===== design/flow/run.sh =====
#!/bin/bash
# the make line also repeats each setting of config.mk as NAME=value (left out here)
make -C /OpenROAD-flow-scripts/flow DESIGN_CONFIG=/design/flow/config.mk WORK_HOME=/design/flow/orfs CLKGATE_MAP_FILE= finish

===== design/flow/config.mk =====
export PLATFORM = sky130hd
export DESIGN_NAME = cordic
export DESIGN_NICKNAME = cordic
export VERILOG_FILES = /design/flow/design.v
export SDC_FILE = /design/flow/constraint.sdc
export NUM_CORES = 4
export LEC_CHECK = 0
export CAP_MARGIN = 5
export CORE_MARGIN = 2
export CORE_UTILIZATION = 70
export CTS_CLUSTER_SIZE = 80
export MAX_ROUTING_LAYER = met4
export PLACE_DENSITY = 0.67
export SETUP_SLACK_MARGIN = 1.83
export SLEW_MARGIN = 20

===== design/flow/constraint.sdc =====
create_clock -name core_clock -period 7.1 [get_ports {i_clk}]
set_input_delay 1.4200 -clock core_clock [delete_from_list [all_inputs] [get_ports {i_clk}]]
set_output_delay 1.4200 -clock core_clock [all_outputs]
set_load 0.01 [all_outputs]

===== design/flow/design.v =====
module cordic(
    input signed [29:0] i_angle,
    input i_clk,
    input i_rst,
    input i_start,
    output signed [29:0] o_sin,
    output signed [29:0] o_cos,
    output o_done
);
localparam WD_EXT = 28;
localparam WD_INT = 62;
localparam START_VAL = 64'h26dd3b6a10d79a00;
localparam max_i = 8'd62;
reg signed [WD_INT+1:0] x;
reg signed [WD_INT+1:0] y; 
reg signed [WD_INT+1:0] z; 
reg signed [WD_INT+1:0] angle;
reg done;
assign o_done = done;
assign o_sin = y[(WD_INT+1):(WD_INT-WD_EXT)];
assign o_cos = x[(WD_INT+1):(WD_INT-WD_EXT)];
reg [7:0] i;
reg [7:0] state;
localparam 
    s_rst = 8'b0,
    s_work = 8'b1;
wire [WD_INT+1:0] atan [WD_INT:0];
assign atan[0] = 	63'h3243f6a8885a3000;
assign atan[1] = 	63'h1dac670561bb4f00;
assign atan[2] = 	63'hfadbafc96406e80;
assign atan[3] = 	63'h7f56ea6ab0bdb80;
assign atan[4] = 	63'h3feab76e59fbd40;
assign atan[5] = 	63'h1ffd55bba976250;
assign atan[6] = 	63'hfffaaadddb94d8;
assign atan[7] = 	63'h7fff5556eeea5c;
assign atan[8] = 	63'h3fffeaaab7776e;
assign atan[9] = 	63'h1ffffd5555bbbc;
assign atan[10] = 	63'hfffffaaaaadde;
assign atan[11] = 	63'h7fffff555556e;
assign atan[12] = 	63'h3fffffeaaaaaa;
assign atan[13] = 	63'h1ffffffd55554;
assign atan[14] = 	63'hfffffffaaaaa;
assign atan[15] = 	63'h7fffffff5554;
assign atan[16] = 	63'h3fffffffeaaa;
assign atan[17] = 	63'h1ffffffffd54;
assign atan[18] = 	63'hfffffffffaa;
assign atan[19] = 	63'h7fffffffff4;
assign atan[20] = 	63'h3fffffffffe;
assign atan[21] = 	63'h1fffffffffe;
assign atan[22] = 	63'hfffffffffe;
assign atan[23] = 	63'h7ffffffffe;
assign atan[24] = 	63'h3ffffffffe;
assign atan[25] = 	63'h1ffffffffe;
assign atan[26] = 	63'hffffffffe;
assign atan[27] = 	63'h800000000;
assign atan[28] = 	63'h400000000;
assign atan[29] = 	63'h200000000;
assign atan[30] = 	63'h100000000;
assign atan[31] = 	63'h80000000;
assign atan[32] = 	63'h40000000;
assign atan[33] = 	63'h20000000;
assign atan[34] = 	63'h10000000;
assign atan[35] = 	63'h8000000;
assign atan[36] = 	63'h4000000;
assign atan[37] = 	63'h2000000;
assign atan[38] = 	63'h1000000;
assign atan[39] = 	63'h800000;
assign atan[40] = 	63'h400000;
assign atan[41] = 	63'h200000;
assign atan[42] = 	63'h100000;
assign atan[43] = 	63'h80000;
assign atan[44] = 	63'h40000;
assign atan[45] = 	63'h20000;
assign atan[46] = 	63'h10000;
assign atan[47] = 	63'h8000;
assign atan[48] = 	63'h4000;
assign atan[49] = 	63'h2000;
assign atan[50] = 	63'h1000;
assign atan[51] = 	63'h800;
assign atan[52] = 	63'h400;
assign atan[53] = 	63'h200;
assign atan[54] = 	63'h100;
assign atan[55] = 	63'h80;
assign atan[56] = 	63'h40;
assign atan[57] = 	63'h20;
assign atan[58] = 	63'h10;
assign atan[59] = 	63'h8;
assign atan[60] = 	63'h4;
assign atan[61] = 	63'h2;
assign atan[62] = 	63'h1;
always @(posedge i_clk) begin
    if(i_rst) begin
        x <= 0;
        y <= 0;
        done <= 0;
        i <= 0;
        state <= s_rst;
    end
    else begin
        case (state)
            s_rst: begin
                if(i_start) begin
                    angle <= i_angle <<< (WD_INT-WD_EXT);
                    state <= s_work;
                    i <= 0;
                    x <= START_VAL;
                    y <= 0;
                    z <= 0;
                    done <= 0;
                end
            end
            s_work: begin
                if (z<=angle) begin
                    z <= z + atan[i];
                    x <= x - (y>>>i);
                    y <= y + (x>>>i);
                end
                else begin
                    z <= z - atan[i];
                    x <= x + (y>>>i);
                    y <= y - (x>>>i);
                end
                i <= i+1;
                if(i == max_i) begin
                    done <= 1'b1;
                    state <= s_rst;
                end
            end
        endcase
    end
end
endmodule

==> results.py, run 1 <==
# Auto-generated metrics
metrics = {
    "synth": {
        "netlist.area_leader.share_pct": 8.40,
        "ys.flops": 233,
        "synth-edff-count": 94,
        "synth-warning-count": 1,
        "synth.comb.largest_family": "AND-OR/OR-AND gates",
        "post_synth_num_cell_types": 120,
        "asyncSetResetFlopFracSynth_pct": 0,
        "synthXorXnorAreaFrac_pct": 8.84,
        "postSynthCellCount": 4699,
        "most_common_cell": "sky130_fd_sc_hd__nor2_1",
        "floorplan.nets": 4967,
        "postSynth.topFlopCell": "sky130_fd_sc_hd__dfxtp_1",
        "synthTopCellsByCount": "sky130_fd_sc_hd__nor2_1, sky130_fd_sc_hd__nand2_1, sky130_fd_sc_hd__a21oi_1",
        "synth_adder_area_share_pct": 8.57,
        "syn_avg_cell_area_um2": 7.36,
        "yosys.stat.chipArea_um2": 34600,
        "ys_sh_aoi_pct": 30.4,
        "synth.area.top_cells": "sky130_fd_sc_hd__ha_1, sky130_fd_sc_hd__edfxtp_1, sky130_fd_sc_hd__dfxtp_1",
        "synth.area.mux_share_pct": 6.34,
        "post_synth_and_or_nand_nor_area_fraction_pct": 23.0,
        "yosys-stat-cells": 4699,
        "syn-cell-area_um2": 34600,
        "synth_top_cell_by_area": "sky130_fd_sc_hd__ha_1",
        "synth-seq-area-share_pct": 16.2,
    },
    "run_status": {
        "error_message": "[ERROR GRT-0116] Global routing finished with congestion. Check the congestion regions in the DRC Viewer.",
        "outcome": "did not finish",
        "lastStage": "5_1_grt",
    },
    "floorplanning": {
        "chip_area_um2": 51200,
        "dieHeight_um": 226,
        "core-area_um2": 48800,
        "floorplan.rows": 81,
        "fp-utilization_pct": 70.8,
        "pin_count": 94,
        "floorplan.die.width_um": 226,
    },
    "clocking": {
        "ctsHtreeMaxLevel": 1,
        "tritoncts.num_buffers": 29,
        "clock-sinks": 233,
        "clk_path_buf_depth": 3,
        "clk_root_buffer_cell": "sky130_fd_sc_hd__clkbuf_16",
        "cts_hold_buffers": 0,
    },
    "place": {
        "routabilityCongestion": 1.55,
        "placement.io_buffers": 93,
        "place_area_um2": 39400,
        "numPlacedInstances": 5656,
        "dp_hpwl_um": 115000,
    },
    "global_route": {
        "globalRouteOverflowTotal": 648,
        "globalRouteTotalUtil_pct": 79.0,
    },
}
per-layer routing:
layer  global-route usage [%]  GRT overflow
met4                     74.4           172
met2                     95.3           353
met5                        -             -
met1                     78.0            68
met3                     62.1            55
stage by stage:
stage | util (%) | setup slack, ps | total power (uW)
after floorplan | - | 228 | 7200
after detailed placement | 80.7 | -310 | 9710
after global placement | 80.7 | -213 | 9540
after CTS | 88.9 | 394 | 12200
timing repair:
item	4_1_cts
resized	328
gates cloned	12
pin swaps	157
hold endpoints to repair	0
buffers inserted	153
setup endpoints to repair	162
==> inputs of run 2 (changes only) <==
- CAP_MARGIN: 5 -> 20
- CORE_UTILIZATION: 70 -> 58
- CTS_CLUSTER_SIZE: 80 -> default
- MAX_ROUTING_LAYER: met4 -> default
- PLACE_DENSITY: 0.67 -> default
- SETUP_SLACK_MARGIN: 1.83 -> 1.69
- clock period: 7.1 -> 5.77 ns (I/O delays scaled with it)
==> run 2 against run 1 <==
- die size up 20%
- synthesized cell count unchanged
- the run again fails in 5_1_grt
- synthesized area unchanged
==> results.py, run 2 <==
# Auto-generated metrics
metrics = {
    "synth": {
        "synth-warning-count": 1,
        "most_common_cell": "sky130_fd_sc_hd__nor2_1",
        "syn_avg_cell_area_um2": 7.36,
        "postSynth.topFlopCell": "sky130_fd_sc_hd__dfxtp_1",
        "postSynthCellCount": 4699,
        "asyncSetResetFlopFracSynth_pct": 0,
        "synth_top_cell_by_area": "sky130_fd_sc_hd__ha_1",
        "ys.flops": 233,
        "synth.area.top_cells": "sky130_fd_sc_hd__ha_1, sky130_fd_sc_hd__edfxtp_1, sky130_fd_sc_hd__dfxtp_1",
        "post_synth_num_cell_types": 120,
        "synth_adder_area_share_pct": 8.57,
        "synth.comb.largest_family": "AND-OR/OR-AND gates",
        "netlist.area_leader.share_pct": 8.40,
        "synthTopCellsByCount": "sky130_fd_sc_hd__nor2_1, sky130_fd_sc_hd__nand2_1, sky130_fd_sc_hd__a21oi_1",
        "yosys-stat-cells": 4699,
        "synthXorXnorAreaFrac_pct": 8.84,
        "yosys.stat.chipArea_um2": 34600,
        "floorplan.nets": 4967,
        "synth-edff-count": 94,
        "synth.area.mux_share_pct": 6.34,
        "ys_sh_aoi_pct": 30.4,
        "syn-cell-area_um2": 34600,
        "synth-seq-area-share_pct": 16.2,
        "post_synth_and_or_nand_nor_area_fraction_pct": 23.0,
    },
    "global_route": {
        "globalRouteTotalUtil_pct": 76.9,
        "globalRouteOverflowTotal": 578,
    },
    "clocking": {
        "clock-sinks": 233,
        "cts_hold_buffers": 0,
        "tritoncts.num_buffers": 30,
        "clk_path_buf_depth": 3,
        "ctsHtreeMaxLevel": 1,
        "clk_root_buffer_cell": "sky130_fd_sc_hd__clkbuf_16",
    },
    "run_status": {
        "lastStage": "5_1_grt",
        "outcome": "did not finish",
        "error_message": "[ERROR GRT-0116] Global routing finished with congestion. Check the congestion regions in the DRC Viewer.",
    },
    "place": {
        "placement.io_buffers": 93,
        "numPlacedInstances": 7070,
        "dp_hpwl_um": 140000,
        "routabilityCongestion": 1.45,
    },
    "floorplanning": {
        "floorplan.rows": 89,
        "fp-utilization_pct": 58.6,
        "dieHeight_um": 248,
        "core-area_um2": 59000,
        "pin_count": 94,
        "floorplan.die.width_um": 248,
        "chip_area_um2": 61600,
    },
}
[run 2: repair_timing]
action	CTS
pin swaps	240
buffers inserted	128
setup endpoints to repair	188
resized	507
gates cloned	3
[run 2: per-stage QoR]
stage	area (um2)	total power, uW	setup WS [ps]	utilization [%]
CTS	54000	18200	-924	91.5
detailed placement	49700	14800	-1460	84.2
global placement	49700	14500	-1380	84.2
floorplan	35300	8980	-1100	-
[run 2: routing by layer]
metal  GRT usage, %  GRT overflow
met5           34.7             3
met4           76.4           172
met3           60.1            46
met2           95.8           332
met1           75.8            25
==> inputs of run 3 (changes only) <==
- ABC_AREA: default -> 1
- CORE_UTILIZATION: 58 -> 72
- CTS_CLUSTER_DIAMETER: default -> 205
- CTS_CLUSTER_SIZE: default -> 100
- SETUP_SLACK_MARGIN: 1.69 -> default
- TNS_END_PERCENT: default -> 10
- clock period: 5.77 -> 5.84 ns (I/O delays scaled with it)
==> run 3 against run 2 <==
- the flow again stops in 5_1_grt
- synthesized area increased by 10%
- die size decreased by 11%
- synthesized cell count increased by 45%
==> results.py, run 3 <==
# Auto-generated metrics
metrics = {
    "synth": {
        "postSynth.topFlopCell": "sky130_fd_sc_hd__dfxtp_1",
        "most_common_cell": "sky130_fd_sc_hd__nand2_1",
        "yosys.stat.chipArea_um2": 38100,
        "ys_sh_aoi_pct": 18.4,
        "syn_avg_cell_area_um2": 5.58,
        "synth-edff-count": 94,
        "synth-seq-area-share_pct": 14.7,
        "synth_adder_area_share_pct": 7.78,
        "synthTopCellsByCount": "sky130_fd_sc_hd__nand2_1, sky130_fd_sc_hd__nand3_1, sky130_fd_sc_hd__inv_1",
        "synth.comb.largest_family": "simple AND/OR/NAND/NOR gates",
        "ys.flops": 233,
        "netlist.area_leader.share_pct": 18.6,
        "postSynthCellCount": 6828,
        "synth.area.top_cells": "sky130_fd_sc_hd__nand2_1, sky130_fd_sc_hd__nand3_1, sky130_fd_sc_hd__a21oi_1",
        "floorplan.nets": 7096,
        "yosys-stat-cells": 6828,
        "synthXorXnorAreaFrac_pct": 4.06,
        "post_synth_and_or_nand_nor_area_fraction_pct": 42.6,
        "synth.area.mux_share_pct": 0.0263,
        "syn-cell-area_um2": 38100,
        "synth_top_cell_by_area": "sky130_fd_sc_hd__nand2_1",
        "asyncSetResetFlopFracSynth_pct": 0,
        "post_synth_num_cell_types": 74,
        "synth-warning-count": 1,
    },
    "place": {
        "place_area_um2": 41700,
        "routabilityCongestion": 1.25,
        "numPlacedInstances": 7691,
        "placement.io_buffers": 93,
        "setup_slack_at_placement_ps": -367,
        "dp_hpwl_um": 121000,
    },
    "floorplanning": {
        "fp-utilization_pct": 72.6,
        "pin_count": 94,
        "floorplan.die.width_um": 234,
        "dieHeight_um": 234,
        "floorplan.rows": 84,
        "chip_area_um2": 54700,
        "core-area_um2": 52400,
    },
    "run_status": {
        "outcome": "did not finish",
        "lastStage": "5_1_grt",
        "error_message": "[ERROR GRT-0229] Vertical edge usage exceeds the maximum allowed. (16, 11) usage=65535 limit=2200",
    },
    "clocking": {
        "clk_root_buffer_cell": "sky130_fd_sc_hd__clkbuf_16",
        "ctsHtreeMaxLevel": 1,
        "clock-sinks": 233,
        "tritoncts.num_buffers": 8,
        "clk_path_buf_depth": 3,
        "cts_hold_buffers": 0,
    },
}
[run 3: repair_timing]
action                     in CTS
buffers inserted                2
pin swaps                       1
setup endpoints to repair      71
cloned                          2
resized                        28
[run 3: stage by stage]
stage | hold slack [ps] | setup TNS [ps]
floorplan | 455 | 0
global placement | 441 | -1950
detailed placement | 456 | -5500
CTS | 481 | 0
==> inputs of run 4 (changes only) <==
- ABC_AREA: 1 -> default
- CELL_PAD_IN_SITES_GLOBAL_PLACEMENT: default -> 1
- CORE_ASPECT_RATIO: default -> 0.78
- CORE_MARGIN: 2 -> 7
- CORE_UTILIZATION: 72 -> 43
- CTS_CLUSTER_DIAMETER: 205 -> 225
- CTS_CLUSTER_SIZE: 100 -> 88
- MAX_ROUTING_LAYER: default -> met5
- MIN_ROUTING_LAYER: default -> met2
- PLACE_DENSITY_LB_ADDON: default -> 0.06
- SETUP_SLACK_MARGIN: default -> 1.5
- SLEW_MARGIN: 20 -> 25
- TNS_END_PERCENT: 10 -> 70
- clock period: 5.84 -> 9.76 ns (I/O delays scaled with it)
==> run 4 against run 3 <==
- the run again fails in 5_1_grt
- synthesized cell count down 31%
- die size increased by 62%
- synthesized area is 9.2% lower
==> results.py, run 4 <==
# Auto-generated metrics
metrics = {
    "floorplanning": {
        "dieHeight_um": 264,
        "fp-utilization_pct": 43.6,
        "chip_area_um2": 88600,
        "floorplan.die.width_um": 335,
        "pin_count": 94,
        "core-area_um2": 79400,
        "floorplan.rows": 91,
    },
    "synth": {
        "post_synth_and_or_nand_nor_area_fraction_pct": 23.0,
        "synth_adder_area_share_pct": 8.57,
        "synth.comb.largest_family": "AND-OR/OR-AND gates",
        "netlist.area_leader.share_pct": 8.40,
        "synth-edff-count": 94,
        "yosys-stat-cells": 4699,
        "syn_avg_cell_area_um2": 7.36,
        "synth.area.mux_share_pct": 6.34,
        "post_synth_num_cell_types": 120,
        "most_common_cell": "sky130_fd_sc_hd__nor2_1",
        "asyncSetResetFlopFracSynth_pct": 0,
        "syn-cell-area_um2": 34600,
        "ys_sh_aoi_pct": 30.4,
        "synthXorXnorAreaFrac_pct": 8.84,
        "synth.area.top_cells": "sky130_fd_sc_hd__ha_1, sky130_fd_sc_hd__edfxtp_1, sky130_fd_sc_hd__dfxtp_1",
        "synth-seq-area-share_pct": 16.2,
        "yosys.stat.chipArea_um2": 34600,
        "floorplan.nets": 4967,
        "synth-warning-count": 1,
        "synthTopCellsByCount": "sky130_fd_sc_hd__nor2_1, sky130_fd_sc_hd__nand2_1, sky130_fd_sc_hd__a21oi_1",
        "postSynth.topFlopCell": "sky130_fd_sc_hd__dfxtp_1",
        "ys.flops": 233,
        "synth_top_cell_by_area": "sky130_fd_sc_hd__ha_1",
        "postSynthCellCount": 4699,
    },
    "clocking": {
        "clk_path_buf_depth": 3,
        "tritoncts.num_buffers": 8,
        "clk_root_buffer_cell": "sky130_fd_sc_hd__clkbuf_16",
        "cts_hold_buffers": 0,
        "ctsHtreeMaxLevel": 1,
        "clock-sinks": 233,
    },
    "place": {
        "dp_hpwl_um": 152000,
        "placement.io_buffers": 93,
        "place_area_um2": 36900,
        "routabilityCongestion": 1.36,
    },
    "run_status": {
        "lastStage": "5_1_grt",
        "error_message": "[ERROR GRT-0116] Global routing finished with congestion. Check the congestion regions in the DRC Viewer.",
        "outcome": "did not finish",
    },
    "global_route": {
        "globalRouteTotalUtil_pct": 75.9,
        "globalRouteOverflowTotal": 1524,
    },
}
run 4: what timing repair did:
action,in CTS
hold endpoints to repair,0
pin swaps,3
gates cloned,3
gates resized,36
setup buffers,8
endpoints found under the setup margin,49
run 4: per-layer routing:
layer / GRT usage, % / GRT overflow
met5: 69.5 / 156
met1: - / -
met2: 75.6 / 52
met3: 95.2 / 1249
met4: 47.8 / 67
run 4: per-stage QoR:
stage	power [uW]	instances	setup WS, ps
detailed placement	6720	5739	411
global placement	6700	5738	262
floorplan	5140	4699	2020
CTS	7350	5762	1490
==> inputs of run 5 (changes only) <==
- CELL_PAD_IN_SITES_DETAIL_PLACEMENT: default -> 0
- CELL_PAD_IN_SITES_GLOBAL_PLACEMENT: 1 -> default
- CORE_ASPECT_RATIO: 0.78 -> default
- CORE_MARGIN: 7 -> 2
- CORE_UTILIZATION: 43 -> 60
- CTS_CLUSTER_DIAMETER: 225 -> default
- CTS_CLUSTER_SIZE: 88 -> 100
- MAX_ROUTING_LAYER: met5 -> met4
- MIN_ROUTING_LAYER: met2 -> default
- PLACE_DENSITY_LB_ADDON: 0.06 -> default
- SETUP_SLACK_MARGIN: 1.5 -> 1.33
- SLEW_MARGIN: 25 -> 0
- TNS_END_PERCENT: 70 -> default
- clock period: 9.76 -> 9.4 ns (I/O delays scaled with it)
==> run 5 against run 4 <==
- the run now finishes clean
- synthesized cell count unchanged
- synthesized area did not move
- die size fell by 33%
==> results.py, run 5 <==
# Metrics from the implementation run
metrics = {
    "clocking": {
        "ctsHtreeMaxLevel": 1,
        "tritoncts.num_buffers": 28,
        "tritoncts_clock_tree": "done",
        "clk_path_buf_depth": 3,
        "cts_hold_buffers": 0,
        "clk_root_buffer_cell": "sky130_fd_sc_hd__clkbuf_16",
        "clock-sinks": 233,
        "clkSlewWorstSetupHoldPaths_ps": 60,
        "worst_skew_pair.late_latency_ps": 610,
    },
    "critical_path": {
        "cpPeakStageDelay_ps": 690,
        "critical_path_arrival_ps": 8670,
        "crit_fanout": 41,
        "crit-reg2reg-capture": "y[56]$_SDFFE_PP0P_",
        "critPathCapture": "y[56]$_SDFFE_PP0P_",
        "worst-path-stages": 28,
        "slowest_stage": "sky130_fd_sc_hd__dfxtp_4",
        "critPathLaunch": "i[3]$_SDFFE_PP0P_",
        "reg2reg_depth": 28,
        "crit_path_frequent_cell": "sky130_fd_sc_hd__nand2_1",
        "path_buffers": 3,
        "critical_path_required_ps": 9900,
        "critical_path.endpoint_type": "register",
        "reg2reg_slack_ps": 1230,
        "critical_path.reg2reg.startpoint": "i[3]$_SDFFE_PP0P_",
        "path_class": "register to register",
        "critical_path_source_type": "register",
        "critPathTopFamily": "AND-OR/OR-AND gates",
    },
    "pwr": {
        "p_int_uw": 4080,
        "combPwrFrac_pct": 70.2,
        "seq_power_uw": 1400,
        "switchingPower_uw": 4300,
        "vdd.ir_drop.worst_uv": 367,
        "power_frac_clock_pct": 13.0,
        "power_density_over_the_cells_nw_per_um2": 218,
        "sequentialPowerShare_pct": 16.7,
        "clock_net_power_uw": 1090,
        "p_leak_uw": 0.0159,
        "power.switching_fraction_pct": 51.3,
        "power.group.top": "combinational cells",
        "combinationalPower_uw": 5880,
    },
    "synth": {
        "asyncSetResetFlopFracSynth_pct": 0,
        "synthXorXnorAreaFrac_pct": 8.84,
        "post_synth_and_or_nand_nor_area_fraction_pct": 23.0,
        "synth.comb.largest_family": "AND-OR/OR-AND gates",
        "post_synth_num_cell_types": 120,
        "synth_adder_area_share_pct": 8.57,
        "syn-cell-area_um2": 34600,
        "postSynth.topFlopCell": "sky130_fd_sc_hd__dfxtp_1",
        "synth.area.mux_share_pct": 6.34,
        "synth-seq-area-share_pct": 16.2,
        "yosys.stat.chipArea_um2": 34600,
        "synthTopCellsByCount": "sky130_fd_sc_hd__nor2_1, sky130_fd_sc_hd__nand2_1, sky130_fd_sc_hd__a21oi_1",
        "synth_top_cell_by_area": "sky130_fd_sc_hd__ha_1",
        "most_common_cell": "sky130_fd_sc_hd__nor2_1",
        "synth.area.top_cells": "sky130_fd_sc_hd__ha_1, sky130_fd_sc_hd__edfxtp_1, sky130_fd_sc_hd__dfxtp_1",
        "syn_avg_cell_area_um2": 7.36,
        "yosys-stat-cells": 4699,
        "netlist.area_leader.share_pct": 8.40,
        "ys_sh_aoi_pct": 30.4,
        "postSynthCellCount": 4699,
        "synth-warning-count": 1,
        "ys.flops": 233,
        "floorplan.nets": 4967,
        "synth-edff-count": 94,
    },
    "hold_path": {
        "holdCritStartpoint": "y[22]$_SDFFE_PP0P_",
        "worst_hold_path.endpoint": "y[22]$_SDFFE_PP0P_",
        "hold-path-cell-count": 2,
        "hold_path.class": "register to register",
    },
    "route": {
        "avgRoutedWirePerCell_um": 31.6,
        "antenna_violating_nets_post_route": 0,
        "drt-initial-drc-count": 7842,
        "drt_pre_antenna_iters": 13,
        "dr_total_vias": 42500,
        "routed_wirelength_um": 174000,
        "vias_per_cell": 7.73,
        "drc": 0,
    },
    "flow_run": {
        "drv_cap": 0,
        "stage_log_warnings": 38,
    },
    "sta": {
        "worst_clock_skew_ps": 17.7,
        "worst_pin_slew_ps": 1230,
        "timing.fmax_mhz": 122,
        "setup_viol": 0,
        "worst_case_headroom_to_the_max_slew_limit_pct": 17.6,
        "finalHoldViolations": 0,
        "rsz_0062_raised_after_global_routing": "true",
        "timing.setup.tns_ps": 0,
        "final_max_slew_viol_count": 0,
        "final_critical_path_setup_slack_ps": 1230,
        "period_used_pct": 86.9,
        "finalWorstPathRequiredPeriod_ps": 8170,
    },
    "floorplanning": {
        "floorplan.die.width_um": 244,
        "fp-utilization_pct": 61.0,
        "core-area_um2": 56700,
        "pin_count": 94,
        "floorplan.rows": 87,
        "chip_area_um2": 59600,
        "dieHeight_um": 244,
    },
    "global_route": {
        "grt.met1_usage_pct": 62.6,
        "globalRouteTotalUtil_pct": 56.7,
        "grt_first_pass_wirelength_um": 250000,
        "grt_busiest_layer": "met2",
        "globalRouteOverflowTotal": 0,
        "grt_util_met3_pct": 22.4,
        "groute.layer.met2.usage_pct": 80.1,
        "antenna_found_initial": 10,
        "pin_count_of_the_biggest_net_entering_global_routing": 91,
        "grt_pass1_vias": 39100,
    },
    "run_status": {
        "outcome": "finished clean",
    },
    "place": {
        "dp_hpwl_um": 127000,
        "placement.io_buffers": 93,
        "routabilityCongestion": 1.30,
        "setup_slack_at_placement_ps": 677,
        "place_area_um2": 36100,
    },
    "cells_and_area": {
        "area_growth_syn_to_layout_pct": 11.2,
        "finalInstanceArea_um2": 38500,
        "final_net_count": 4979,
    },
}
==> run 5: layer usage <==
layer,up-vias,part of all wire (%)
met5,-,0
met1,19500,34
met4,0,11
li1,17600,-
met2,3996,40
met3,1401,15
==> run 5: per-stage QoR <==
step / power (uW) / utilization [%] / hold WS, ps / std cells
floorplan: 5330 / - / 456 / 4699
global placement: 6580 / 63.7 / 495 / 5387
detailed placement: 6710 / 63.7 / 515 / 5389
CTS: 7880 / 65.7 / 523 / 5447
global route: 8740 / 67.8 / 553 / 5500
finish: 8380 / 67.8 / 524 / 5503
==> run 5: area by class of cell <==
class	count	area, um2
repair buffers	324	2900
inverters	118	450
multi-input cells	4006	27600
clock buffers	33	762
clock inverters	17	125
fillers	4697	18300
well taps	756	946
diodes	16	40.0
flip-flops and latches	233	5630
==> run 5: what timing repair did <==
| action | 4_1_cts | 5_1_grt |
|---|---|---|
| gates resized | 42 | 163 |
| endpoints found under the setup margin | 49 | 65 |
| pin swaps | 3 | 17 |
| setup buffers | 7 | 25 |
| cloned | 1 | 4 |
==> inputs of run 6 (changes only) <==
- CAP_MARGIN: 20 -> 0
- CELL_PAD_IN_SITES_DETAIL_PLACEMENT: 0 -> default
- CORE_UTILIZATION: 60 -> 72
- CTS_CLUSTER_SIZE: 100 -> 60
- HOLD_SLACK_MARGIN: default -> 0.29
- PLACE_DENSITY: default -> 0.67
- SETUP_SLACK_MARGIN: 1.33 -> -0.53
- SLEW_MARGIN: 0 -> 20
- TNS_END_PERCENT: default -> 20
- clock period: 9.4 -> 7.1 ns (I/O delays scaled with it)
==> run 6 against run 5 <==
- synthesized cell count unchanged
- die size decreased by 16%
- synthesized area did not move
- the flow now stops in 5_1_grt
==> results.py, run 6 <==
# Auto-generated metrics
metrics = {
    "run_status": {
        "outcome": "did not finish",
        "lastStage": "5_1_grt",
        "error_message": "[ERROR GRT-0116] Global routing finished with congestion. Check the congestion regions in the DRC Viewer.",
    },
    "global_route": {
        "globalRouteOverflowTotal": 424,
        "globalRouteTotalUtil_pct": 78.4,
    },
    "synth": {
        "synth-warning-count": 1,
        "synthXorXnorAreaFrac_pct": 8.84,
        "yosys.stat.chipArea_um2": 34600,
        "yosys-stat-cells": 4699,
        "synth_adder_area_share_pct": 8.57,
        "synth.comb.largest_family": "AND-OR/OR-AND gates",
        "synth-seq-area-share_pct": 16.2,
        "asyncSetResetFlopFracSynth_pct": 0,
        "synth.area.top_cells": "sky130_fd_sc_hd__ha_1, sky130_fd_sc_hd__edfxtp_1, sky130_fd_sc_hd__dfxtp_1",
        "post_synth_num_cell_types": 120,
        "postSynthCellCount": 4699,
        "syn_avg_cell_area_um2": 7.36,
        "synth-edff-count": 94,
        "ys.flops": 233,
        "post_synth_and_or_nand_nor_area_fraction_pct": 23.0,
        "syn-cell-area_um2": 34600,
        "floorplan.nets": 4967,
        "ys_sh_aoi_pct": 30.4,
        "postSynth.topFlopCell": "sky130_fd_sc_hd__dfxtp_1",
        "netlist.area_leader.share_pct": 8.40,
        "most_common_cell": "sky130_fd_sc_hd__nor2_1",
        "synthTopCellsByCount": "sky130_fd_sc_hd__nor2_1, sky130_fd_sc_hd__nand2_1, sky130_fd_sc_hd__a21oi_1",
        "synth_top_cell_by_area": "sky130_fd_sc_hd__ha_1",
        "synth.area.mux_share_pct": 6.34,
    },
    "place": {
        "routabilityCongestion": 1.54,
        "placement.io_buffers": 93,
        "dp_hpwl_um": 122000,
        "setup_slack_at_placement_ps": -589,
    },
    "floorplanning": {
        "floorplan.die.width_um": 223,
        "dieHeight_um": 223,
        "core-area_um2": 47500,
        "chip_area_um2": 49800,
        "pin_count": 94,
        "fp-utilization_pct": 72.7,
        "floorplan.rows": 80,
    },
    "clocking": {
        "clock-sinks": 233,
        "clk_path_buf_depth": 3,
        "tritoncts.num_buffers": 29,
        "ctsHtreeMaxLevel": 1,
        "clk_root_buffer_cell": "sky130_fd_sc_hd__clkbuf_16",
    },
}
[run 6: layer usage]
metal,GRT overflow,global-route usage (%)
met4,126,75.6
met3,47,58.6
met2,223,95.6
met1,28,77.7
met5,-,-
[run 6: through the flow]
step	instances	TNS [ps]	total power (uW)	cell area (um2)	util, %
after floorplan	4699	-2570	7060	34600	-
after global placement	6047	-2240	10300	42200	88.7
after detailed placement	6047	-8170	10600	42200	88.7
after CTS	6101	-11950	12500	43200	90.9
[run 6: timing repair]
| item | 4_1_cts |
|---|---|
| buffers inserted | 0 |
| resized | 9 |
| endpoints found under the setup margin | 12 |
| pin swaps | 0 |
| hold buffers | 0 |
==> inputs of run 7 (changes only) <==
- CAP_MARGIN: 0 -> 20
- CELL_PAD_IN_SITES_DETAIL_PLACEMENT: default -> 0
- CORE_UTILIZATION: 72 -> 66
- CTS_CLUSTER_SIZE: 60 -> 58
- HOLD_SLACK_MARGIN: 0.29 -> default
- PLACE_DENSITY: 0.67 -> default
- SETUP_SLACK_MARGIN: -0.53 -> default
- SLEW_MARGIN: 20 -> 15
- TNS_END_PERCENT: 20 -> default
- clock period: 7.1 -> 6.64 ns (I/O delays scaled with it)
==> run 7 against run 6 <==
- the flow again stops in 5_1_grt
- die size rose by 8.9%
- synthesized cell count unchanged
- synthesized area unchanged
==> results.py, run 7 <==
# Auto-generated metrics
metrics = {
    "global_route": {
        "globalRouteOverflowTotal": 2426,
        "globalRouteTotalUtil_pct": 93.9,
    },
    "place": {
        "dp_hpwl_um": 131000,
        "setup_slack_at_placement_ps": -637,
        "placement.io_buffers": 93,
        "routabilityCongestion": 1.62,
    },
    "clocking": {
        "tritoncts.num_buffers": 28,
        "clk_path_buf_depth": 3,
        "clock-sinks": 233,
        "clk_root_buffer_cell": "sky130_fd_sc_hd__clkbuf_16",
        "ctsHtreeMaxLevel": 1,
    },
    "floorplanning": {
        "chip_area_um2": 54200,
        "pin_count": 94,
        "dieHeight_um": 233,
        "core-area_um2": 51500,
        "floorplan.die.width_um": 233,
        "floorplan.rows": 83,
        "fp-utilization_pct": 67.1,
    },
    "run_status": {
        "lastStage": "5_1_grt",
        "error_message": "[ERROR GRT-0116] Global routing finished with congestion. Check the congestion regions in the DRC Viewer.",
        "outcome": "did not finish",
    },
    "synth": {
        "floorplan.nets": 4967,
        "synthXorXnorAreaFrac_pct": 8.84,
        "synth-seq-area-share_pct": 16.2,
        "synth_adder_area_share_pct": 8.57,
        "netlist.area_leader.share_pct": 8.40,
        "yosys.stat.chipArea_um2": 34600,
        "yosys-stat-cells": 4699,
        "synth.area.mux_share_pct": 6.34,
        "post_synth_num_cell_types": 120,
        "syn-cell-area_um2": 34600,
        "postSynth.topFlopCell": "sky130_fd_sc_hd__dfxtp_1",
        "most_common_cell": "sky130_fd_sc_hd__nor2_1",
        "ys.flops": 233,
        "synth-warning-count": 1,
        "synth.area.top_cells": "sky130_fd_sc_hd__ha_1, sky130_fd_sc_hd__edfxtp_1, sky130_fd_sc_hd__dfxtp_1",
        "asyncSetResetFlopFracSynth_pct": 0,
        "synth-edff-count": 94,
        "syn_avg_cell_area_um2": 7.36,
        "synth_top_cell_by_area": "sky130_fd_sc_hd__ha_1",
        "ys_sh_aoi_pct": 30.4,
        "synthTopCellsByCount": "sky130_fd_sc_hd__nor2_1, sky130_fd_sc_hd__nand2_1, sky130_fd_sc_hd__a21oi_1",
        "postSynthCellCount": 4699,
        "synth.comb.largest_family": "AND-OR/OR-AND gates",
        "post_synth_and_or_nand_nor_area_fraction_pct": 23.0,
    },
}
run 7: per-layer routing:
metal	GRT overflow	GRT usage (%)
met5	-	-
met4	500	101
met3	169	77.0
met2	1564	112
met1	193	87.2
run 7: timing repair:
item / in CTS
hold buffers: 0
gates cloned: 9
setup endpoints to repair: 73
pin swaps: 189
setup buffers: 125
gates resized: 400
run 7: through the flow:
step	cell area, um2	utilization [%]	TNS (ps)	instances
after floorplan	35000	-	-738	4699
after global placement	45300	87.9	-7160	6464
after detailed placement	45300	87.9	-16870	6464
after CTS	49100	95.4	-811	6650
==> inputs of run 8 (changes only) <==
- CORE_UTILIZATION: 66 -> 58
- SETUP_SLACK_MARGIN: default -> 1.89
- SLEW_MARGIN: 15 -> 30
- clock period: 6.64 -> 6.67 ns (I/O delays scaled with it)
==> run 8 against run 7 <==
- the run again fails in 5_1_grt
- synthesized cell count unchanged
- die size rose by 14%
- synthesized area stayed put
==> results.py, run 8 <==
# Auto-generated metrics
metrics = {
    "run_status": {
        "lastStage": "5_1_grt",
        "error_message": "[ERROR GRT-0116] Global routing finished with congestion. Check the congestion regions in the DRC Viewer.",
        "outcome": "did not finish",
    },
    "synth": {
        "netlist.area_leader.share_pct": 8.40,
        "synth-edff-count": 94,
        "most_common_cell": "sky130_fd_sc_hd__nor2_1",
        "postSynth.topFlopCell": "sky130_fd_sc_hd__dfxtp_1",
        "ys_sh_aoi_pct": 30.4,
        "syn_avg_cell_area_um2": 7.36,
        "synth-warning-count": 1,
        "post_synth_num_cell_types": 120,
        "synth_adder_area_share_pct": 8.57,
        "post_synth_and_or_nand_nor_area_fraction_pct": 23.0,
        "yosys.stat.chipArea_um2": 34600,
        "synth.area.mux_share_pct": 6.34,
        "postSynthCellCount": 4699,
        "syn-cell-area_um2": 34600,
        "synth.area.top_cells": "sky130_fd_sc_hd__ha_1, sky130_fd_sc_hd__edfxtp_1, sky130_fd_sc_hd__dfxtp_1",
        "yosys-stat-cells": 4699,
        "asyncSetResetFlopFracSynth_pct": 0,
        "synthTopCellsByCount": "sky130_fd_sc_hd__nor2_1, sky130_fd_sc_hd__nand2_1, sky130_fd_sc_hd__a21oi_1",
        "synth_top_cell_by_area": "sky130_fd_sc_hd__ha_1",
        "synthXorXnorAreaFrac_pct": 8.84,
        "synth.comb.largest_family": "AND-OR/OR-AND gates",
        "floorplan.nets": 4967,
        "synth-seq-area-share_pct": 16.2,
        "ys.flops": 233,
    },
    "floorplanning": {
        "chip_area_um2": 61600,
        "dieHeight_um": 248,
        "fp-utilization_pct": 58.6,
        "floorplan.die.width_um": 248,
        "floorplan.rows": 89,
        "pin_count": 94,
        "core-area_um2": 59000,
    },
    "global_route": {
        "globalRouteTotalUtil_pct": 66.6,
        "globalRouteOverflowTotal": 87,
    },
    "clocking": {
        "clk_root_buffer_cell": "sky130_fd_sc_hd__clkbuf_16",
        "cts_hold_buffers": 0,
        "clk_path_buf_depth": 3,
        "tritoncts.num_buffers": 31,
        "ctsHtreeMaxLevel": 1,
        "clock-sinks": 233,
    },
    "place": {
        "numPlacedInstances": 6597,
        "dp_hpwl_um": 131000,
        "placement.io_buffers": 93,
        "setup_slack_at_placement_ps": -743,
        "place_area_um2": 45900,
        "routabilityCongestion": 1.46,
    },
}
-- run 8: repair_timing --
item | CTS
resized | 589
pin swaps | 348
gates cloned | 4
endpoints found under the setup margin | 173
buffers inserted | 171
-- run 8: through the flow --
step	power, uW	TNS, ps
CTS	15300	-174
detailed placement	12000	-21590
global placement	11800	-16280
floorplan	7670	-656
-- run 8: metal layers --
| layer | GRT overflow | GRT usage, % |
|---|---|---|
| met1 | 3 | 66.8 |
| met2 | 37 | 88.8 |
| met3 | 4 | 41.9 |
| met4 | 43 | 59.1 |
| met5 | - | - |
==> inputs of run 9 (changes only) <==
- CELL_PAD_IN_SITES_DETAIL_PLACEMENT: 0 -> default
- CORE_ASPECT_RATIO: default -> 1.77
- CTS_CLUSTER_SIZE: 58 -> default
- MAX_ROUTING_LAYER: met4 -> default
- SETUP_SLACK_MARGIN: 1.89 -> 1.69
- SLEW_MARGIN: 30 -> 20
- TNS_END_PERCENT: default -> 5
- clock period: 6.67 -> 6.28 ns (I/O delays scaled with it)
==> run 9 against run 8 <==
- the run again fails in 5_1_grt
- synthesized cell count is the same
- die size up 0.13%
- synthesized area unchanged
==> results.py, run 9 <==
# Auto-generated metrics
metrics = {
    "run_status": {
        "outcome": "did not finish",
        "lastStage": "5_1_grt",
        "error_message": "[ERROR GRT-0116] Global routing finished with congestion. Check the congestion regions in the DRC Viewer.",
    },
    "synth": {
        "syn_avg_cell_area_um2": 7.36,
        "post_synth_and_or_nand_nor_area_fraction_pct": 23.0,
        "asyncSetResetFlopFracSynth_pct": 0,
        "synthXorXnorAreaFrac_pct": 8.84,
        "synth-seq-area-share_pct": 16.2,
        "floorplan.nets": 4967,
        "most_common_cell": "sky130_fd_sc_hd__nor2_1",
        "ys_sh_aoi_pct": 30.4,
        "yosys.stat.chipArea_um2": 34600,
        "synth.area.mux_share_pct": 6.34,
        "syn-cell-area_um2": 34600,
        "synth_top_cell_by_area": "sky130_fd_sc_hd__ha_1",
        "postSynth.topFlopCell": "sky130_fd_sc_hd__dfxtp_1",
        "post_synth_num_cell_types": 120,
        "ys.flops": 233,
        "synth-edff-count": 94,
        "synth_adder_area_share_pct": 8.57,
        "synth-warning-count": 1,
        "synthTopCellsByCount": "sky130_fd_sc_hd__nor2_1, sky130_fd_sc_hd__nand2_1, sky130_fd_sc_hd__a21oi_1",
        "synth.area.top_cells": "sky130_fd_sc_hd__ha_1, sky130_fd_sc_hd__edfxtp_1, sky130_fd_sc_hd__dfxtp_1",
        "netlist.area_leader.share_pct": 8.40,
        "yosys-stat-cells": 4699,
        "postSynthCellCount": 4699,
        "synth.comb.largest_family": "AND-OR/OR-AND gates",
    },
    "floorplanning": {
        "floorplan.rows": 119,
        "chip_area_um2": 61700,
        "core-area_um2": 59300,
        "fp-utilization_pct": 58.3,
        "floorplan.die.width_um": 188,
        "dieHeight_um": 329,
        "pin_count": 94,
    },
    "clocking": {
        "tritoncts.num_buffers": 25,
        "ctsHtreeMaxLevel": 1,
        "clk_root_buffer_cell": "sky130_fd_sc_hd__clkbuf_16",
        "clock-sinks": 233,
        "clk_path_buf_depth": 3,
    },
    "global_route": {
        "globalRouteTotalUtil_pct": 74.2,
        "globalRouteOverflowTotal": 1132,
    },
    "place": {
        "placement.io_buffers": 93,
        "place_area_um2": 49200,
        "dp_hpwl_um": 147000,
        "routabilityCongestion": 1.49,
    },
}
## run 9: what timing repair did
| action | CTS |
|---|---|
| hold endpoints to repair | 0 |
| pin swaps | 181 |
| endpoints found under the setup margin | 178 |
| cloned | 4 |
| setup buffers | 74 |
| hold buffers | 0 |
| resized | 363 |
## run 9: metal layers
metal / GRT overflow / global-route usage, %
met2: 677 / 99.4
met5: 9 / 30.1
met3: 36 / 51.1
met4: 392 / 80.7
met1: 18 / 69.3
## run 9: per-stage QoR
step                setup slack [ps]  hold WS (ps)  std cells  total power (uW)  util, %
CTS                             -604           501       7184             16000     88.3
global placement               -1390           458       7060             13200     83.0
detailed placement             -1320           490       7060             13400     83.0
floorplan                       -633           456       4699              8070        -
==> inputs of run 10 (changes only) <==
- CORE_ASPECT_RATIO: 1.77 -> default
- CORE_UTILIZATION: 58 -> 72
- MAX_ROUTING_LAYER: default -> met4
- PLACE_DENSITY_LB_ADDON: default -> 0.01
- SETUP_SLACK_MARGIN: 1.69 -> default
- TNS_END_PERCENT: 5 -> 35
- clock period: 6.28 -> 7.34 ns (I/O delays scaled with it)
==> run 10 against run 9 <==
- the run again fails in 5_1_grt
- die size shrank 19%
- synthesized cell count is the same
- synthesized area is the same
==> results.py, run 10 <==
# Auto-generated metrics
metrics = {
    "synth": {
        "post_synth_num_cell_types": 120,
        "synth.area.top_cells": "sky130_fd_sc_hd__ha_1, sky130_fd_sc_hd__edfxtp_1, sky130_fd_sc_hd__dfxtp_1",
        "yosys-stat-cells": 4699,
        "synth_adder_area_share_pct": 8.57,
        "synthTopCellsByCount": "sky130_fd_sc_hd__nor2_1, sky130_fd_sc_hd__nand2_1, sky130_fd_sc_hd__a21oi_1",
        "synth-warning-count": 1,
        "syn_avg_cell_area_um2": 7.36,
        "postSynthCellCount": 4699,
        "synth.area.mux_share_pct": 6.34,
        "synth_top_cell_by_area": "sky130_fd_sc_hd__ha_1",
        "synth.comb.largest_family": "AND-OR/OR-AND gates",
        "postSynth.topFlopCell": "sky130_fd_sc_hd__dfxtp_1",
        "synthXorXnorAreaFrac_pct": 8.84,
        "ys_sh_aoi_pct": 30.4,
        "synth-seq-area-share_pct": 16.2,
        "syn-cell-area_um2": 34600,
        "floorplan.nets": 4967,
        "asyncSetResetFlopFracSynth_pct": 0,
        "ys.flops": 233,
        "synth-edff-count": 94,
        "most_common_cell": "sky130_fd_sc_hd__nor2_1",
        "yosys.stat.chipArea_um2": 34600,
        "netlist.area_leader.share_pct": 8.40,
        "post_synth_and_or_nand_nor_area_fraction_pct": 23.0,
    },
    "floorplanning": {
        "fp-utilization_pct": 72.7,
        "floorplan.rows": 80,
        "floorplan.die.width_um": 223,
        "chip_area_um2": 49800,
        "pin_count": 94,
        "dieHeight_um": 223,
        "core-area_um2": 47500,
    },
    "run_status": {
        "outcome": "did not finish",
        "lastStage": "5_1_grt",
        "error_message": "[ERROR GRT-0116] Global routing finished with congestion. Check the congestion regions in the DRC Viewer.",
    },
    "clocking": {
        "tritoncts.num_buffers": 29,
        "clk_path_buf_depth": 3,
        "ctsHtreeMaxLevel": 1,
        "clock-sinks": 233,
        "cts_hold_buffers": 0,
        "clk_root_buffer_cell": "sky130_fd_sc_hd__clkbuf_16",
    },
    "place": {
        "place_area_um2": 39300,
        "placement.io_buffers": 93,
        "routabilityCongestion": 1.61,
        "dp_hpwl_um": 112000,
        "setup_slack_at_placement_ps": -156,
    },
    "global_route": {
        "globalRouteOverflowTotal": 29,
        "globalRouteTotalUtil_pct": 65.4,
    },
}
[run 10: what timing repair did]
item	CTS
buffers inserted	6
pin swaps	3
cloned	1
resized	28
endpoints found under the setup margin	19
[run 10: through the flow]
stage	std cells	power, uW
2_1_floorplan	4699	6830
3_5_place_dp	5668	9390
3_3_place_gp	5668	9180
4_1_cts	5729	11000
[run 10: layer usage]
metal / GRT usage, % / GRT overflow
met1: 65.4 / 1
met2: 85.7 / 15
met3: 42.8 / 1
met4: 58.7 / 12
met5: - / -
==> inputs of run 11 (changes only) <==
- CELL_PAD_IN_SITES_DETAIL_PLACEMENT: default -> 0
- CORE_UTILIZATION: 72 -> 57
- CTS_CLUSTER_SIZE: default -> 58
- PLACE_DENSITY_LB_ADDON: 0.01 -> 0.17
- SETUP_SLACK_MARGIN: default -> -0.41
- SLEW_MARGIN: 20 -> 40
- TNS_END_PERCENT: 35 -> default
- clock period: 7.34 -> 5.77 ns (I/O delays scaled with it)
==> run 11 against run 10 <==
- the flow again stops in 5_1_grt
- die size is 26% higher
- synthesized area stayed put
- synthesized cell count stayed put
==> results.py, run 11 <==
# Auto-generated metrics
metrics = {
    "place": {
        "routabilityCongestion": 1.61,
        "dp_hpwl_um": 140000,
        "placement.io_buffers": 93,
        "setup_slack_at_placement_ps": -1510,
    },
    "floorplanning": {
        "floorplan.die.width_um": 250,
        "core-area_um2": 60100,
        "floorplan.rows": 90,
        "chip_area_um2": 62600,
        "dieHeight_um": 250,
        "pin_count": 94,
        "fp-utilization_pct": 57.5,
    },
    "synth": {
        "yosys.stat.chipArea_um2": 34600,
        "yosys-stat-cells": 4699,
        "syn-cell-area_um2": 34600,
        "asyncSetResetFlopFracSynth_pct": 0,
        "floorplan.nets": 4967,
        "synth-edff-count": 94,
        "synth-warning-count": 1,
        "synth_top_cell_by_area": "sky130_fd_sc_hd__ha_1",
        "synth.area.mux_share_pct": 6.34,
        "post_synth_num_cell_types": 120,
        "synth.comb.largest_family": "AND-OR/OR-AND gates",
        "postSynth.topFlopCell": "sky130_fd_sc_hd__dfxtp_1",
        "synth_adder_area_share_pct": 8.57,
        "most_common_cell": "sky130_fd_sc_hd__nor2_1",
        "post_synth_and_or_nand_nor_area_fraction_pct": 23.0,
        "ys_sh_aoi_pct": 30.4,
        "syn_avg_cell_area_um2": 7.36,
        "ys.flops": 233,
        "netlist.area_leader.share_pct": 8.40,
        "synthXorXnorAreaFrac_pct": 8.84,
        "synthTopCellsByCount": "sky130_fd_sc_hd__nor2_1, sky130_fd_sc_hd__nand2_1, sky130_fd_sc_hd__a21oi_1",
        "synth-seq-area-share_pct": 16.2,
        "synth.area.top_cells": "sky130_fd_sc_hd__ha_1, sky130_fd_sc_hd__edfxtp_1, sky130_fd_sc_hd__dfxtp_1",
        "postSynthCellCount": 4699,
    },
    "run_status": {
        "lastStage": "5_1_grt",
        "error_message": "[ERROR GRT-0116] Global routing finished with congestion. Check the congestion regions in the DRC Viewer.",
        "outcome": "did not finish",
    },
    "clocking": {
        "ctsHtreeMaxLevel": 2,
        "clock-sinks": 233,
        "clk_root_buffer_cell": "sky130_fd_sc_hd__clkbuf_16",
        "tritoncts.num_buffers": 34,
        "clk_path_buf_depth": 3,
        "cts_hold_buffers": 0,
    },
    "global_route": {
        "globalRouteTotalUtil_pct": 89.4,
        "globalRouteOverflowTotal": 2180,
    },
}
[run 11: repair_timing]
| action | in CTS |
|---|---|
| gates cloned | 8 |
| setup endpoints to repair | 119 |
| pin swaps | 184 |
| gates resized | 422 |
| buffers inserted | 140 |
[run 11: metal layers]
layer | GRT usage [%] | overflow
met4 | 90.6 | 505
met2 | 105 | 1345
met5 | - | -
met1 | 85.2 | 195
met3 | 74.7 | 135
[run 11: stage by stage]
step	cells	setup TNS [ps]	cell area (um2)	utilization (%)
floorplan	4699	-43590	35100	-
global placement	7088	-88420	49600	82.4
detailed placement	7089	-103470	49600	82.4
CTS	7278	-58420	53800	89.4
==> inputs of run 12 (changes only) <==
- CORE_UTILIZATION: 57 -> 58
- PLACE_DENSITY_LB_ADDON: 0.17 -> default
- SETUP_SLACK_MARGIN: -0.41 -> 2.44
- SLEW_MARGIN: 40 -> 20
- TNS_END_PERCENT: default -> 60
- clock period: 5.77 -> 8.26 ns (I/O delays scaled with it)
==> run 12 against run 11 <==
- the flow again stops in 5_1_grt
- synthesized area unchanged
- die size decreased by 1.7%
- synthesized cell count unchanged
==> results.py, run 12 <==
# Auto-generated metrics
metrics = {
    "synth": {
        "most_common_cell": "sky130_fd_sc_hd__nor2_1",
        "synthTopCellsByCount": "sky130_fd_sc_hd__nor2_1, sky130_fd_sc_hd__nand2_1, sky130_fd_sc_hd__a21oi_1",
        "asyncSetResetFlopFracSynth_pct": 0,
        "synthXorXnorAreaFrac_pct": 8.84,
        "synth-edff-count": 94,
        "synth_top_cell_by_area": "sky130_fd_sc_hd__ha_1",
        "syn-cell-area_um2": 34600,
        "yosys-stat-cells": 4699,
        "synth_adder_area_share_pct": 8.57,
        "synth-seq-area-share_pct": 16.2,
        "postSynth.topFlopCell": "sky130_fd_sc_hd__dfxtp_1",
        "yosys.stat.chipArea_um2": 34600,
        "post_synth_and_or_nand_nor_area_fraction_pct": 23.0,
        "synth.area.mux_share_pct": 6.34,
        "synth.area.top_cells": "sky130_fd_sc_hd__ha_1, sky130_fd_sc_hd__edfxtp_1, sky130_fd_sc_hd__dfxtp_1",
        "floorplan.nets": 4967,
        "postSynthCellCount": 4699,
        "post_synth_num_cell_types": 120,
        "syn_avg_cell_area_um2": 7.36,
        "synth-warning-count": 1,
        "synth.comb.largest_family": "AND-OR/OR-AND gates",
        "netlist.area_leader.share_pct": 8.40,
        "ys.flops": 233,
        "ys_sh_aoi_pct": 30.4,
    },
    "floorplanning": {
        "pin_count": 94,
        "chip_area_um2": 61600,
        "fp-utilization_pct": 58.6,
        "core-area_um2": 59000,
        "dieHeight_um": 248,
        "floorplan.rows": 89,
        "floorplan.die.width_um": 248,
    },
    "clocking": {
        "cts_hold_buffers": 0,
        "ctsHtreeMaxLevel": 1,
        "tritoncts.num_buffers": 30,
        "clk_path_buf_depth": 3,
        "clk_root_buffer_cell": "sky130_fd_sc_hd__clkbuf_16",
        "clock-sinks": 233,
    },
    "global_route": {
        "globalRouteOverflowTotal": 24,
        "globalRouteTotalUtil_pct": 71.4,
    },
    "place": {
        "placement.io_buffers": 93,
        "routabilityCongestion": 1.19,
        "place_area_um2": 37200,
        "setup_slack_at_placement_ps": 361,
        "dp_hpwl_um": 127000,
    },
    "run_status": {
        "lastStage": "5_1_grt",
        "outcome": "did not finish",
        "error_message": "[ERROR GRT-0232] Routing congestion too high. Check the congestion heatmap in the GUI.",
    },
}
run 12: what timing repair did:
| action | in CTS |
|---|---|
| gates cloned | 25 |
| pin swaps | 374 |
| endpoints found under the setup margin | 158 |
| hold endpoints to repair | 0 |
| resized | 845 |
| buffers inserted | 362 |
run 12: through the flow:
step                      std cells  hold slack (ps)
after floorplan                4699              456
after global placement         5463              459
after detailed placement       5463              469
after CTS                      5905              482
run 12: metal layers:
metal,track usage [%],GRT overflow
met5,-,-
met2,90.4,6
met3,50.9,0
met4,65.6,18
met1,70.9,0
==> inputs of run 13 (changes only) <==
- CELL_PAD_IN_SITES_DETAIL_PLACEMENT: 0 -> default
- CORE_ASPECT_RATIO: default -> 0.64
- CORE_MARGIN: 2 -> 4
- CORE_UTILIZATION: 58 -> 36
- CTS_CLUSTER_DIAMETER: default -> 90
- CTS_CLUSTER_SIZE: 58 -> default
- MAX_ROUTING_LAYER: met4 -> default
- PLACE_DENSITY_LB_ADDON: default -> 0.19
- SETUP_SLACK_MARGIN: 2.44 -> 1.96
- TNS_END_PERCENT: 60 -> 40
- clock period: 8.26 -> 6.71 ns (I/O delays scaled with it)
==> run 13 against run 12 <==
- now fails the layout checks on negative setup slack
- synthesized cell count unchanged
- synthesized area unchanged
- die size up 64%
==> results.py, run 13 <==
# Metrics from the implementation run
metrics = {
    "run_status": {
        "outcome": "failed layout checks",
        "checkFailReasons": "negative setup slack",
    },
    "synth": {
        "ys.flops": 233,
        "floorplan.nets": 4967,
        "synth.area.top_cells": "sky130_fd_sc_hd__ha_1, sky130_fd_sc_hd__edfxtp_1, sky130_fd_sc_hd__dfxtp_1",
        "most_common_cell": "sky130_fd_sc_hd__nor2_1",
        "synth.area.mux_share_pct": 6.34,
        "synth-seq-area-share_pct": 16.2,
        "postSynth.topFlopCell": "sky130_fd_sc_hd__dfxtp_1",
        "yosys-stat-cells": 4699,
        "yosys.stat.chipArea_um2": 34600,
        "synthXorXnorAreaFrac_pct": 8.84,
        "post_synth_and_or_nand_nor_area_fraction_pct": 23.0,
        "post_synth_num_cell_types": 120,
        "synth-edff-count": 94,
        "postSynthCellCount": 4699,
        "synth-warning-count": 1,
        "ys_sh_aoi_pct": 30.4,
        "synth_top_cell_by_area": "sky130_fd_sc_hd__ha_1",
        "asyncSetResetFlopFracSynth_pct": 0,
        "synth_adder_area_share_pct": 8.57,
        "syn_avg_cell_area_um2": 7.36,
        "synth.comb.largest_family": "AND-OR/OR-AND gates",
        "netlist.area_leader.share_pct": 8.40,
        "synthTopCellsByCount": "sky130_fd_sc_hd__nor2_1, sky130_fd_sc_hd__nand2_1, sky130_fd_sc_hd__a21oi_1",
        "syn-cell-area_um2": 34600,
    },
    "global_route": {
        "grt_first_pass_wirelength_um": 320000,
        "antenna_found_initial": 5,
        "grt_pass1_vias": 44400,
        "globalRouteOverflowTotal": 0,
        "pin_count_of_the_biggest_net_entering_global_routing": 76,
        "globalRouteTotalUtil_pct": 42.7,
    },
    "pwr": {
        "power_density_over_the_cells_nw_per_um2": 301,
        "clock_net_power_uw": 1830,
        "seq_power_uw": 1860,
        "sequentialPowerShare_pct": 10.9,
        "power_frac_clock_pct": 10.7,
        "power.switching_fraction_pct": 46.2,
        "p_int_uw": 9200,
        "vdd.ir_drop.worst_uv": 350,
        "switchingPower_uw": 7900,
        "combinationalPower_uw": 13400,
        "combPwrFrac_pct": 78.4,
        "p_leak_uw": 0.0260,
        "power.group.top": "combinational cells",
    },
    "clocking": {
        "worst_skew_pair.late_latency_ps": 680,
        "clkSlewWorstSetupHoldPaths_ps": 70,
        "cts_hold_buffers": 0,
        "clk_path_buf_depth": 3,
        "tritoncts.num_buffers": 30,
        "clock-sinks": 233,
        "clk_root_buffer_cell": "sky130_fd_sc_hd__clkbuf_16",
        "tritoncts_clock_tree": "done",
        "ctsHtreeMaxLevel": 1,
    },
    "floorplanning": {
        "core-area_um2": 94700,
        "floorplan.die.width_um": 395,
        "fp-utilization_pct": 36.5,
        "chip_area_um2": 101000,
        "pin_count": 94,
        "dieHeight_um": 256,
        "floorplan.rows": 90,
    },
    "critical_path": {
        "worst-path-stages": 35,
        "critical_path_source_type": "register",
        "crit_path_frequent_cell": "sky130_fd_sc_hd__a21o_1",
        "critical_path.endpoint_type": "register",
        "crit-reg2reg-capture": "x[61]$_SDFFE_PP0P_",
        "critPathTopFamily": "AND-OR/OR-AND gates",
        "path_buffers": 7,
        "critPathCapture": "x[61]$_SDFFE_PP0P_",
        "critical_path_arrival_ps": 7920,
        "crit_fanout": 5,
        "path_class": "register to register",
        "slowest_stage": "sky130_fd_sc_hd__or4b_4",
        "reg2reg_depth": 35,
        "critPathLaunch": "i[0]$_SDFFE_PP0P_",
        "reg2reg_slack_ps": -600,
        "critical_path_required_ps": 7310,
        "cpPeakStageDelay_ps": 470,
        "critical_path.reg2reg.startpoint": "i[0]$_SDFFE_PP0P_",
    },
    "sta": {
        "worst_pin_slew_ps": 1220,
        "final_critical_path_setup_slack_ps": -605,
        "period_used_pct": 109,
        "worst_case_headroom_to_the_max_slew_limit_pct": 18.9,
        "timing.fmax_mhz": 137,
        "worst_clock_skew_ps": 26.4,
        "finalWorstPathRequiredPeriod_ps": 7310,
        "final_max_slew_viol_count": 0,
        "timing.setup.tns_ps": -17820,
        "setup_viol": 61,
        "rsz_0062_raised_after_global_routing": "true",
        "finalHoldViolations": 0,
    },
    "route": {
        "routed_wirelength_um": 231000,
        "drt-initial-drc-count": 6965,
        "antenna_violating_nets_post_route": 0,
        "dr_total_vias": 48300,
        "vias_per_cell": 6.13,
        "avgRoutedWirePerCell_um": 29.3,
        "drc": 0,
        "drt_pre_antenna_iters": 8,
    },
    "place": {
        "dp_hpwl_um": 186000,
        "routabilityCongestion": 1.16,
        "numPlacedInstances": 7629,
        "placement.io_buffers": 93,
    },
    "cells_and_area": {
        "final_net_count": 6832,
        "area_growth_syn_to_layout_pct": 64.5,
        "fin_cells": 7879,
    },
    "flow_run": {
        "drv_cap": 0,
        "stage_log_warnings": 38,
    },
    "hold_path": {
        "hold_path.class": "register to register",
        "holdCritStartpoint": "x[0]$_SDFFE_PP0P_",
        "hold-path-cell-count": 2,
        "worst_hold_path.endpoint": "x[0]$_SDFFE_PP0P_",
    },
}
==> run 13: routing by layer <==
| metal | part of all wire, % | track usage [%] | vias up |
|---|---|---|---|
| met5 | 0.057 | 0.611 | - |
| met4 | 3.1 | 10.6 | 8 |
| met3 | 16 | 18.9 | 383 |
| met2 | 36 | 53.9 | 3207 |
| met1 | 45 | 64.0 | 23300 |
| li1 | - | - | 21300 |
==> run 13: metrics by stage <==
stage / setup WS, ps / hold WS [ps] / total power (uW) / util (%) / instance area, um2
after global routing: -748 / 541 / 17900 / 60.0 / 56900
after floorplan: -162 / 456 / 7630 / - / 35200
after CTS: -413 / 514 / 15800 / 58.0 / 54900
after detailed placement: -1070 / 498 / 13100 / 53.6 / 50700
final: -605 / 511 / 17100 / 60.0 / 56900
after global placement: -881 / 490 / 13000 / 53.6 / 50700
==> run 13: what timing repair did <==
item / in CTS / in global routing
pin swaps: 117 / 236
endpoints found under the setup margin: 177 / 180
cloned: 7 / 0
buffers inserted: 105 / 77
gates resized: 458 / 290
==> run 13: layout make-up <==
cell class                      instances  area (um2)
Clock buffer                           40         838
Timing Repair Buffer                 2176       17700
Clock inverter                         16         221
Antenna cell                            3        7.51
Fill cell                            8508       37800
Tap cell                             1288        1610
Multi-Input combinational cell       4005       30400
Sequential cell                       233        5620
Inverter                              118         452
==> inputs of run 14 (changes only) <==
- CORE_ASPECT_RATIO: 0.64 -> default
- CORE_MARGIN: 4 -> 2
- CORE_UTILIZATION: 36 -> 63
- CTS_CLUSTER_DIAMETER: 90 -> 397
- CTS_CLUSTER_SIZE: default -> 100
- PLACE_DENSITY_LB_ADDON: 0.19 -> default
- SETUP_SLACK_MARGIN: 1.96 -> default
- TNS_END_PERCENT: 40 -> default
- clock period: 6.71 -> 7.28 ns (I/O delays scaled with it)
==> run 14 against run 13 <==
- the flow now stops in 5_1_grt
- die size fell by 44%
- synthesized cell count unchanged
- synthesized area stayed put
==> results.py, run 14 <==
# Auto-generated metrics
metrics = {
    "synth": {
        "netlist.area_leader.share_pct": 8.40,
        "asyncSetResetFlopFracSynth_pct": 0,
        "synth.comb.largest_family": "AND-OR/OR-AND gates",
        "synth_top_cell_by_area": "sky130_fd_sc_hd__ha_1",
        "most_common_cell": "sky130_fd_sc_hd__nor2_1",
        "post_synth_num_cell_types": 120,
        "syn_avg_cell_area_um2": 7.36,
        "synthXorXnorAreaFrac_pct": 8.84,
        "syn-cell-area_um2": 34600,
        "synth-warning-count": 1,
        "floorplan.nets": 4967,
        "synthTopCellsByCount": "sky130_fd_sc_hd__nor2_1, sky130_fd_sc_hd__nand2_1, sky130_fd_sc_hd__a21oi_1",
        "synth.area.top_cells": "sky130_fd_sc_hd__ha_1, sky130_fd_sc_hd__edfxtp_1, sky130_fd_sc_hd__dfxtp_1",
        "post_synth_and_or_nand_nor_area_fraction_pct": 23.0,
        "synth.area.mux_share_pct": 6.34,
        "ys.flops": 233,
        "yosys-stat-cells": 4699,
        "postSynthCellCount": 4699,
        "synth_adder_area_share_pct": 8.57,
        "postSynth.topFlopCell": "sky130_fd_sc_hd__dfxtp_1",
        "synth-edff-count": 94,
        "yosys.stat.chipArea_um2": 34600,
        "synth-seq-area-share_pct": 16.2,
        "ys_sh_aoi_pct": 30.4,
    },
    "floorplanning": {
        "dieHeight_um": 238,
        "fp-utilization_pct": 64.0,
        "pin_count": 94,
        "floorplan.die.width_um": 238,
        "chip_area_um2": 56800,
        "core-area_um2": 54000,
        "floorplan.rows": 85,
    },
    "run_status": {
        "lastStage": "5_1_grt",
        "error_message": "[ERROR GRT-0232] Routing congestion too high. Check the congestion heatmap in the GUI.",
        "outcome": "did not finish",
    },
    "clocking": {
        "tritoncts.num_buffers": 6,
        "clk_path_buf_depth": 3,
        "ctsHtreeMaxLevel": 1,
        "clock-sinks": 233,
        "clk_root_buffer_cell": "sky130_fd_sc_hd__clkbuf_16",
        "cts_hold_buffers": 0,
    },
    "global_route": {
        "globalRouteOverflowTotal": 1,
        "globalRouteTotalUtil_pct": 59.3,
    },
    "place": {
        "dp_hpwl_um": 117000,
        "placement.io_buffers": 93,
        "routabilityCongestion": 1.48,
    },
}
-- run 14: timing repair --
action                     CTS
setup buffers               13
resized                     16
gates cloned                 1
setup endpoints to repair   24
pin swaps                    5
-- run 14: layer usage --
| metal | overflow | GRT usage [%] |
|---|---|---|
| met5 | 0 | 27.7 |
| met3 | 0 | 37.0 |
| met1 | 0 | 64.1 |
| met4 | 1 | 45.6 |
| met2 | 0 | 80.2 |
-- run 14: per-stage QoR --
step | worst slack [ps] | util, % | instance area, um2 | std cells | setup TNS, ps
floorplan | 2.74 | - | 34600 | 4699 | 0
global placement | -66.2 | 75.8 | 40900 | 5952 | -292
detailed placement | -259 | 75.8 | 40900 | 5952 | -2280
CTS | 0.107 | 76.5 | 41300 | 5974 | 0
Power and IR drop assume default switching activity.
